## north
## bitcruncher_dp
module bitcruncher_dp(
    input         clk,
    input         rst_n,
    input  [21:0] ctrl,             
    input  [15:0] MBR_in_memory,
    output [7:0]  MAR_out_memory,
    output [15:0] MBR_out_memory,
    output [7:0]  IR_out,
    output [3:0]  ALUflags
    );
Settings: LEC_CHECK=0, CAP_MARGIN=20, CORE_MARGIN=8, CORE_UTILIZATION=40, CTS_CLUSTER_DIAMETER=336, SLEW_MARGIN=40, TNS_END_PERCENT=85; clock period 40.0 ns.
run.sh (not shown) runs the stock make flow with config.mk's settings and CLKGATE_MAP_FILE=.
--- input diff north..south ---
Settings: removing CTS_CLUSTER_DIAMETER (formerly 336); changing CORE_UTILIZATION from 40 to 72; changing CORE_MARGIN from 8 to 2; removing TNS_END_PERCENT (formerly 85); setting CTS_CLUSTER_SIZE to 49 for the first time; changing SLEW_MARGIN from 40 to 20; setting PLACE_DENSITY to 0.36 for the first time; changing the clock period (ns, I/O delays scaled along) from 40.0 to 17.8.
## What came out
Of north and south, just one finished clean: north.
Looking at post-cts repair resize count, south sits 124 above north.
The estimated wirelength of the detail-placed design in south sits about 10% above the value recorded for north.
NOTE area of the core north->south decreased by more than a quarter
Per the comparison of south with north, area fraction in compound gates neither gained nor lost much, placed instance count now sits higher, sequential-to-total area share from yosys stat was more or less identical, final weighted congestion in routability-driven placement picked up an extra about 15%.
south — overall die width about 30% lower, north as reference
Diff south and north: die extent in y higher in north
south: number of placement rows lower than north
south ended with less die area than north.
Setup changes, south to east
Settings: a deleted PLACE_DENSITY that had been 0.36; an added PLACE_DENSITY_LB_ADDON of 0.01; a deleted CTS_CLUSTER_SIZE that had been 49; a change of the clock period (ns, I/O delays scaled along) from 17.8 to 26.0.
[summary]
east did not run to completion, as it errored out during 5_1_grt.
The lower number of cells upsized or downsized after cts of south and east is in south.
Initial standard-cell utilization of the core: south vs east identical
Re count of distinct cell types in the synthesized netlist: no difference whatsoever between east and south.
east vs south — count of buffers added by post-CTS timing repair for setup climbed by a few percent
In the tables for south and east, pre-CTS setup slack reads lower with south.
Re area of the die: no difference whatsoever between east and south.
As far as register bit total from synthesis goes, south and east are indistinguishable; the numbers are identical.
The post-synthesis instance area on east is in line with that on south.
east against south: detailed placer's ending HPWL went down by 4.3%, number of placed cells counting well taps down 59.
## Diff of input files: west against east
Settings: ABC_AREA newly set to 1; CTS_CLUSTER_DIAMETER newly set to 357; TNS_END_PERCENT newly set to 5; the clock period (ns, I/O delays scaled along) changed from 26.0 to 22.4.
[summary]
west | ERROR | 5_1_grt. Going from east to west, number of post-CTS setup repair buffers now sits higher; chip area line of the yosys report climbed about 4.3%; post-synth design cell area rose about 4.3%; distinct cell type count after synthesis has decreased. west ends up with lower area share of and-or/or-and cells after synthesis than east does. Instance area after placement: west vs east up 760 um2. On worst slack after detailed placement: between west and east, it ends up higher for west. In the reports for west and east, the larger mux cell area share after synthesis belongs to east. | number of standard cells reported by yosys | west vs east | 18% higher |. When west is set beside east, its standard cell core area turns out to be about 3.6% larger. Going from east to west, full die area grows by about 4%.

========
Starting RTL as in the previous note.
Settings: LEC_CHECK=0, ABC_AREA=1, CAP_MARGIN=20, CORE_MARGIN=2, CORE_UTILIZATION=72, MAX_ROUTING_LAYER=met4, PLACE_DENSITY_LB_ADDON=0.01, SLEW_MARGIN=20, TNS_END_PERCENT=5; clock period 22.4 ns.
The first run stopped in global routing on GRT-0232.
Then changed:
- ABC_AREA: 1 -> not set
- CORE_UTILIZATION: 72 -> 40
- MAX_ROUTING_LAYER: met4 -> not set
- PLACE_DENSITY_LB_ADDON: 0.01 -> not set
- TNS_END_PERCENT: 5 -> not set
- clock period: 22.4 -> 35.5 ns (I/O delays scaled with it)
=>
- The new run finished clean
- synthesized area went down by about 4%
- die area went up by about 70%
- synthesized cell count shrinks by 15%
Then changed:
- ABC_AREA: not set -> 1
- CORE_UTILIZATION: 40 -> 72
- PLACE_DENSITY_LB_ADDON: not set -> 0.01
- TNS_END_PERCENT: not set -> 5
- clock period: 35.5 -> 27.0 ns (I/O delays scaled with it)
Outcome: Clock-buffer cell count stays the same. Synthesized area rises by a few percent. Via count rises by about a fifth.

========
Starting RTL as in the previous note.
clock: 19.9 ns
lec_check: 0
abc_area: 1
cap_margin: 20
core_margin: 2
core_utilization: 66
cts_cluster_diameter: 166
cts_cluster_size: 99
place_density: 0.42
setup_slack_margin: 2.59
slew_margin: 20
tns_end_percent: 10
The first run ended with an error in global routing on GRT-0232.
==> next run, changes <==
==> flow/config.mk (replaced) <==
export PLATFORM = sky130hd
export DESIGN_NAME = bitcruncher_dp
export DESIGN_NICKNAME = bitcruncher_dp
export VERILOG_FILES = /design/flow/design.v
export SDC_FILE = /design/flow/constraint.sdc
export NUM_CORES = 4
export LEC_CHECK = 0
export CAP_MARGIN = 20
export CORE_MARGIN = 2
export CORE_UTILIZATION = 65
export CTS_CLUSTER_DIAMETER = 341
export SLEW_MARGIN = 20
==> flow/constraint.sdc (replaced) <==
create_clock -name core_clock -period 26.2 [get_ports {clk}]
set_input_delay 5.2400 -clock core_clock [delete_from_list [all_inputs] [get_ports {clk}]]
set_output_delay 5.2400 -clock core_clock [all_outputs]
set_load 0.01 [all_outputs]
The changed run finished but failed the layout checks on negative setup slack.
Area after synthesis went down by a few percent.
Die area drops by a few percent.
Synthesized cell count is lower by about a fifth.
==> next run, changes <==
--- a/flow/config.mk
+++ b/flow/config.mk
@@ -6,7 +6,10 @@
 export NUM_CORES = 4
 export LEC_CHECK = 0
+export ABC_AREA = 1
 export CAP_MARGIN = 20
+export CORE_ASPECT_RATIO = 1.38
 export CORE_MARGIN = 2
-export CORE_UTILIZATION = 65
-export CTS_CLUSTER_DIAMETER = 341
+export CORE_UTILIZATION = 72
+export PLACE_DENSITY_LB_ADDON = 0.01
 export SLEW_MARGIN = 20
+export TNS_END_PERCENT = 5
==> flow/constraint.sdc (replaced) <==
create_clock -name core_clock -period 22.4 [get_ports {clk}]
set_input_delay 4.4800 -clock core_clock [delete_from_list [all_inputs] [get_ports {clk}]]
set_output_delay 4.4800 -clock core_clock [all_outputs]
set_load 0.01 [all_outputs]
Effect: With this change the flow aborted during global routing, error GRT-0232; die size shrinks by 5.6%; synthesized cell count grows by 18%; synthesized area grows by 4.3%.
==> next run, changes <==
==> flow/config.mk (replaced) <==
export PLATFORM = sky130hd
export DESIGN_NAME = bitcruncher_dp
export DESIGN_NICKNAME = bitcruncher_dp
export VERILOG_FILES = /design/flow/design.v
export SDC_FILE = /design/flow/constraint.sdc
export NUM_CORES = 4
export LEC_CHECK = 0
export CAP_MARGIN = 20
export CORE_MARGIN = 2
export CORE_UTILIZATION = 58
export SLEW_MARGIN = 20
==> flow/constraint.sdc (replaced) <==
create_clock -name core_clock -period 35.5 [get_ports {clk}]
set_input_delay 7.1000 -clock core_clock [delete_from_list [all_inputs] [get_ports {clk}]]
set_output_delay 7.1000 -clock core_clock [all_outputs]
set_load 0.01 [all_outputs]
What happened: With this change the flow produced a clean layout. Area after synthesis came out lower by 4.2%. Synthesized cell count came out lower by 15%. Die size came out higher by 18%.

========
The RTL this note starts from:
==> flow/design.v <==
`timescale 1ns / 1ps
module ALU_ACC(
    input         clk,
    input         rst_n,
    input         C8,     
    input         C9,     
    input         C13,    
    input         C15,    
    input         C16,    
    input         C17,    
    input         C18,    
    input         C19,    
    input         C20,    
    input         C21,    
    input  [15:0] BR_out,
    output [15:0] ALU_out,
    output reg [3:0] ALUflags  
    );
    reg [15:0] ACC;
    assign ALU_out = ACC;
    wire signed [15:0] sACC = ACC;
    wire signed [15:0] sBR  = BR_out;
    wire signed [31:0] prod = sACC * sBR;
    wire [16:0] sum  = {1'b0, ACC} + {1'b0, BR_out};
    wire [16:0] diff = {1'b0, ACC} - {1'b0, BR_out};
    wire [15:0] quot = (BR_out == 16'b0) ? 16'hFFFF : ACC / BR_out;
    reg  [15:0] res;
    always @(*) begin
        if (C17)      res = ACC >> 1;
        else if (C18) res = ACC << 1;
        else if (C19) res = ACC & BR_out;
        else if (C20) res = ACC | BR_out;
        else          res = ~ACC;
    end
    always @(posedge clk or negedge rst_n) begin
        if (!rst_n) begin
            ACC      <= 16'b0;
            ALUflags <= 4'b0;
        end
        else begin
            if (C8) begin
                ACC      <= 16'b0;
                ALUflags <= {1'b1, 3'b0};
            end
            else if (C9) begin
                ACC <= sum[15:0];
                ALUflags[3] <= (sum[15:0] == 16'b0);
                ALUflags[2] <= sum[16];
                ALUflags[1] <= (ACC[15] == BR_out[15]) && (sum[15] != ACC[15]);
                ALUflags[0] <= sum[15];
            end
            else if (C13) begin
                ACC <= diff[15:0];
                ALUflags[3] <= (diff[15:0] == 16'b0);
                ALUflags[2] <= (ACC < BR_out);
                ALUflags[1] <= (ACC[15] != BR_out[15]) && (diff[15] != ACC[15]);
                ALUflags[0] <= diff[15];
            end
            else if (C15) begin
                ACC <= prod[15:0];
                ALUflags[3] <= (prod[15:0] == 16'b0);
                ALUflags[2] <= 1'b0;
                ALUflags[1] <= (prod[31:16] != {16{prod[15]}});
                ALUflags[0] <= prod[15];
            end
            else if (C16) begin
                ACC <= quot;
                ALUflags[3] <= (quot == 16'b0);
                ALUflags[2] <= 1'b0;
                ALUflags[1] <= 1'b0;
                ALUflags[0] <= quot[15];
            end
            else if (C17 | C18 | C19 | C20 | C21) begin
                ACC <= res;
                ALUflags[3] <= (res == 16'b0);
                ALUflags[2] <= 1'b0;
                ALUflags[1] <= 1'b0;
                ALUflags[0] <= res[15];
            end
        end
    end
endmodule
`timescale 1ns / 1ps
    module BR(
    input clk,
    input rst_n,
    input C7,
    input [15:0] MBR_out,
    output [15:0] BR_out
    );
    reg [15:0] BRr;
    assign BR_out = BRr;
    always@(posedge clk or negedge rst_n) begin
        if(!rst_n) begin
            BRr <= 16'b0;
        end
        else begin
            if(C7) begin
                BRr <= MBR_out;  
            end
            else begin
                BRr <= BRr;
            end
        end
    end
endmodule
`timescale 1ns / 1ps
module IR(
    input clk,
    input rst_n,
    input C4,
    input [15:0] MBR_out,
    output [7:0] IR_out
    );
    reg [7:0] IRr;
    assign IR_out = IRr;
    always@(posedge clk or negedge rst_n) begin
        if(!rst_n) begin
            IRr <= 8'b0;
        end
        else begin
            if(C4) begin
                IRr <= MBR_out[15:8];
            end
            else begin
                IRr <= IRr;
            end
        end
    end
endmodule
`timescale 1ns / 1ps
module MAR(
    input clk,
    input rst_n,
    input C5,
    input C10,
    input [15:0] MBR_out,
    input [7:0] PC_out,
    output [7:0] MAR_out_memory
    );
    reg [7:0] MARr;
    assign MAR_out_memory = MARr;
    always@(posedge clk or negedge rst_n) begin
        if(!rst_n) begin
            MARr <= 8'b0;
        end
        else begin
            if(C5) begin
                MARr <= MBR_out[7:0];
            end
            else if(C10) begin
                MARr <= PC_out;
            end
            else begin
                MARr <= MARr;
            end
        end
    end
endmodule
`timescale 1ns / 1ps
module MBR(
    input clk,
    input rst_n,
    input C3,
    input C11,
    input C12,
    input [15:0] ALU_out,
    input [15:0] MBR_in_memory,
    output [15:0] MBR_out,
    output reg [15:0] MBR_out_memory
    );
    reg [15:0] MBRr;
    assign MBR_out = MBRr;
    always@(posedge clk or negedge rst_n) begin
        if(!rst_n) begin
            MBRr <= 16'b0;
        end
        else begin
            if(C3) begin
                MBRr <= MBR_in_memory;
            end
            else if(C12) begin
                MBRr <= ALU_out;
            end
            else begin
                MBRr <= MBRr;
            end
            if(C11) begin
                MBR_out_memory <= MBRr;
            end
        end
    end
endmodule
`timescale 1ns / 1ps
module PC(
    input clk,
    input rst_n,
    input C6,
    input C14,
    input [15:0] MBR_out,
    output [7:0] PC_out
    );
    reg [7:0] PCr;
    assign PC_out = PCr;
    always@(posedge clk or negedge rst_n) begin
        if(!rst_n) begin
            PCr <= 8'b0;
        end
        else begin
            if(C14) begin
                PCr <= MBR_out[15:8];  
            end
            else if(C6) begin
                PCr <= PCr + 1'b1;  
            end
            else begin
                PCr <= PCr;
            end
        end
    end
endmodule
`timescale 1ns / 1ps
module bitcruncher_dp(
    input         clk,
    input         rst_n,
    input  [21:0] ctrl,             
    input  [15:0] MBR_in_memory,
    output [7:0]  MAR_out_memory,
    output [15:0] MBR_out_memory,
    output [7:0]  IR_out,
    output [3:0]  ALUflags
    );
    wire [21:0] Control_Signals = ctrl;
    wire [15:0] MBR_out;
    wire [15:0] BR_out;
    wire [15:0] ALU_out;
    wire [7:0]  PC_out;
    MAR u_MAR(
    .clk     ( clk     ),
    .rst_n   ( rst_n   ),
    .C5      ( Control_Signals[5]  ),
    .C10     ( Control_Signals[10] ),
    .MBR_out ( MBR_out ),
    .PC_out  ( PC_out  ),
    .MAR_out_memory ( MAR_out_memory )
    );
    MBR u_MBR(
    .clk           ( clk           ),
    .rst_n         ( rst_n         ),
    .C3            ( Control_Signals[3]  ),
    .C11           ( Control_Signals[11] ),
    .C12           ( Control_Signals[12] ),
    .ALU_out       ( ALU_out       ),
    .MBR_in_memory ( MBR_in_memory ),
    .MBR_out       ( MBR_out       ),
    .MBR_out_memory ( MBR_out_memory )
    );
    ALU_ACC u_ALU_ACC(
    .clk     ( clk     ),
    .rst_n   ( rst_n   ),
    .C8      ( Control_Signals[8]  ),
    .C9      ( Control_Signals[9]  ),
    .C13     ( Control_Signals[13] ),
    .C15     ( Control_Signals[15] ),
    .C16     ( Control_Signals[16] ),
    .C17     ( Control_Signals[17] ),
    .C18     ( Control_Signals[18] ),
    .C19     ( Control_Signals[19] ),
    .C20     ( Control_Signals[20] ),
    .C21     ( Control_Signals[21] ),
    .BR_out  ( BR_out  ),
    .ALU_out ( ALU_out ),
    .ALUflags ( ALUflags )
    );
    PC u_PC(
    .clk     ( clk     ),
    .rst_n   ( rst_n   ),
    .C6      ( Control_Signals[6]  ),
    .C14     ( Control_Signals[14] ),
    .MBR_out ( MBR_out ),
    .PC_out  ( PC_out  )
    );
    IR u_IR(
    .clk     ( clk     ),
    .rst_n   ( rst_n   ),
    .C4      ( Control_Signals[4] ),
    .MBR_out ( MBR_out ),
    .IR_out  ( IR_out  )
    );
    BR u_BR(
    .clk     ( clk     ),
    .rst_n   ( rst_n   ),
    .C7      ( Control_Signals[7] ),
    .MBR_out ( MBR_out ),
    .BR_out  ( BR_out  )
    );
endmodule
make LEC_CHECK=0 ABC_AREA=1 CAP_MARGIN=20 CORE_ASPECT_RATIO=1.97 CORE_MARGIN=2 CORE_UTILIZATION=48 CTS_CLUSTER_DIAMETER=107 CTS_CLUSTER_SIZE=97 PLACE_DENSITY=0.42 SLEW_MARGIN=20 TNS_END_PERCENT=15 finish   # period 40.0 ns
The starting point completed with no timing, DRC or antenna violations.
Change:
ABC_AREA = not set   (was 1)
CORE_ASPECT_RATIO = not set   (was 1.97)
CORE_UTILIZATION = 72   (was 48)
CTS_CLUSTER_DIAMETER = not set   (was 107)
CTS_CLUSTER_SIZE = 92   (was 97)
PLACE_DENSITY = 0.37   (was 0.42)
TNS_END_PERCENT = not set   (was 15)
clock period = 17.8 ns   (was 40.0 ns; I/O delays follow)
What happened: The new run died in 5_1_grt on GRT-0232; synthesized cell count decreases by 15%; area after synthesis is lower by 4.2%; die area went down by 36%.

========
RTL: the design.v shown in full above, as it stands there.
Settings: LEC_CHECK=0, CAP_MARGIN=40, CORE_MARGIN=2, CORE_UTILIZATION=68, CTS_CLUSTER_DIAMETER=27, CTS_CLUSTER_SIZE=24, GPL_ROUTABILITY_DRIVEN=1, MAX_ROUTING_LAYER=met4, SETUP_SLACK_MARGIN=2.29, SLEW_MARGIN=20, TNS_END_PERCENT=75; clock period 27.1 ns.
The starting point produced a layout that fails on negative setup slack.
==> next run, changes <==
Settings changed: CORE_UTILIZATION 68 to 65, CTS_CLUSTER_DIAMETER 27 to unset, CTS_CLUSTER_SIZE 24 to 39.
The new run reached the layout checks and failed them: negative setup slack.
Worst setup slack is worse by 0.15 ns.
Design area rose by 4.4%.
Worst hold slack stays flat.
Cell count rose by 4.6%.
Register-to-register slack is worse by 0.15 ns.
==> next run, changes <==
Settings changed: CORE_UTILIZATION 65 to 72, CTS_CLUSTER_DIAMETER set to 29, PLACE_DENSITY set to 0.64.
What happened:
- Now the flow aborted during global routing (GRT-0232)
- synthesized cell count stays the same
- area after synthesis does not change
- die area came out lower by roughly a tenth
==> next run, changes <==
Settings changed: CAP_MARGIN 40 to 10, CORE_UTILIZATION 72 to 68, CTS_CLUSTER_DIAMETER 29 to unset, CTS_CLUSTER_SIZE 39 to 33, MAX_ROUTING_LAYER met4 to unset, PLACE_DENSITY 0.64 to unset.
Clock period 27.1 ns to 21.8 ns, I/O delays scaled along.
Result: The changed run aborted during global routing (GRT-0232); die size goes up by 5.8%; area after synthesis does not change; synthesized cell count stays the same.
